## inexact_filter
module inexact_filter
# (parameter COUNT= 256) 
(input [7:0] Pixel_in,
input  clk,
output [7:0] Median
);
Size in the first run: about 4,200 flip-flops, ~17 I/O pins, about 89,000 um2 of cells after synthesis.
Settings: LEC_CHECK=0, CAP_MARGIN=20, CORE_MARGIN=2, CORE_UTILIZATION=44, SLEW_MARGIN=20; clock period 10.7 ns.
run.sh (not shown) runs the stock make flow with config.mk's settings and CLKGATE_MAP_FILE=.
The baseline completed with no timing, DRC or antenna violations.
Next try:
Settings changed: ABC_AREA set to 1, CORE_UTILIZATION 44 to 72, CTS_CLUSTER_SIZE set to 14, SETUP_SLACK_MARGIN set to 0.87, SLEW_MARGIN 20 to 5.
Clock period 10.7 ns to 6.27 ns, I/O delays scaled along.
With this change the flow died in clock tree synthesis (4_1_cts) on DPL-0033. Die size went down by 40%. Synthesized cell count decreases by 0.82%. Synthesized area fell by 1.6%.
Next try:
Settings changed: ABC_AREA 1 to not set, CORE_UTILIZATION 72 to 64, CTS_CLUSTER_SIZE 14 to 34, SETUP_SLACK_MARGIN 0.87 to not set, SLEW_MARGIN 5 to 20.
Clock period 6.27 ns to 9.03 ns, I/O delays scaled along.
What happened:
- Now the flow reached the layout checks and failed them: setup timing
- synthesized area goes up by 1.6%
- die size increases by 14%
- synthesized cell count came out higher by 0.83%
Next try:
Settings changed: ABC_AREA set to 1, CORE_UTILIZATION 64 to 72, CTS_CLUSTER_SIZE 34 to not set, SETUP_SLACK_MARGIN set to 0.23, SLEW_MARGIN 20 to 5.
Clock period 9.03 ns to 6.27 ns, I/O delays scaled along.
Result: The new run did not get past clock tree synthesis (4_1_cts) (DPL-0033); synthesized cell count drops by about 0.8%; area after synthesis went down by 1.6%; die area fell by 12%.

---

== red ==
Starting RTL as in the previous note.
==> flow/design.v (excerpt) <==
module inexact_filter
# (parameter COUNT= 256) 
(input [7:0] Pixel_in,
input  clk,
output [7:0] Median
);
clock: 4.22 ns
lec_check: 0
abc_area: 1
cap_margin: 20
core_margin: 2
core_utilization: 72
cts_cluster_diameter: 385
cts_cluster_size: 15
gpl_routability_driven: 0
setup_slack_margin: 0.71
slew_margin: 20
red never completed; the flow aborted with a tool error in 4_1_cts.
Modified inputs, blue compared to red
Settings: GPL_ROUTABILITY_DRIVEN no longer set, was 0; CTS_CLUSTER_DIAMETER no longer set, was 385; CTS_CLUSTER_SIZE no longer set, was 15; ABC_AREA no longer set, was 1; SETUP_SLACK_MARGIN no longer set, was 0.71; CORE_UTILIZATION now 40, was 72; the clock period (ns, I/O delays scaled along) now 10.7, was 4.22.
==> results <==
- Synthesized cell count (blue over red): increase, about 0.8%
- blue vs. red: per-instance average area after synthesis went up by about 0.8%.
- Relative to red, horizontal die dimension increased by 120 um in blue.
- blue finished every step from synthesis to the final layout, and the layout passed the timing, design-rule and antenna checks.
- Synthesized-area fraction occupied by adder cells of red is on par with blue.
[inputs] green vs blue
Settings: an added CTS_CLUSTER_SIZE of 15; an added SETUP_SLACK_MARGIN of 0.49; an added ABC_AREA of 1; a change of CORE_UTILIZATION from 40 to 70; an added GPL_ROUTABILITY_DRIVEN of 0; a change of the clock period (ns, I/O delays scaled along) from 10.7 to 4.22.
### Flow results
What ended green was a tool error in 5_1_grt; the run never finished. The adder-cell share of the synthesized area on green is in line with that on blue. For post-cts resize count, dividing the value from blue by the value from green gives 0.54. Min yosys-reported design area after synthesis across green and blue: green. Delta (green minus blue): buffers inserted during post-CTS setup optimization moved up, cell count after synthesis lower, post-detailed-placement half-perimeter wirelength has decreased, core box area now smaller. Relative to blue, the share of the core filled by cells before placement of green is higher by 30 points. Compared with blue, in green number of placement rows -43; register share after synthesis +1.5 points; synthesized area -1400 sq um.
Changes in orange relative to green:
Settings: clearing SETUP_SLACK_MARGIN, which used to be 0.49; clearing GPL_ROUTABILITY_DRIVEN, which used to be 0; swapping 70 for 66 in CORE_UTILIZATION; clearing CTS_CLUSTER_SIZE, which used to be 15; clearing ABC_AREA, which used to be 1; swapping 4.22 for 5.7 in the clock period (ns, I/O delays scaled along).
--- outcome ---
The layout from orange, despite a flow that completed every stage, fails the layout checks, with the failing checks listed as setup timing. Comparing green and orange, synthesized area is higher on orange. In the metrics for green and orange, the one carrying the lower placed instance count is green. Total cells reported by yosys after synthesis: orange > green. Comparing orange against green, there is no change at all in CTS H-tree depth.
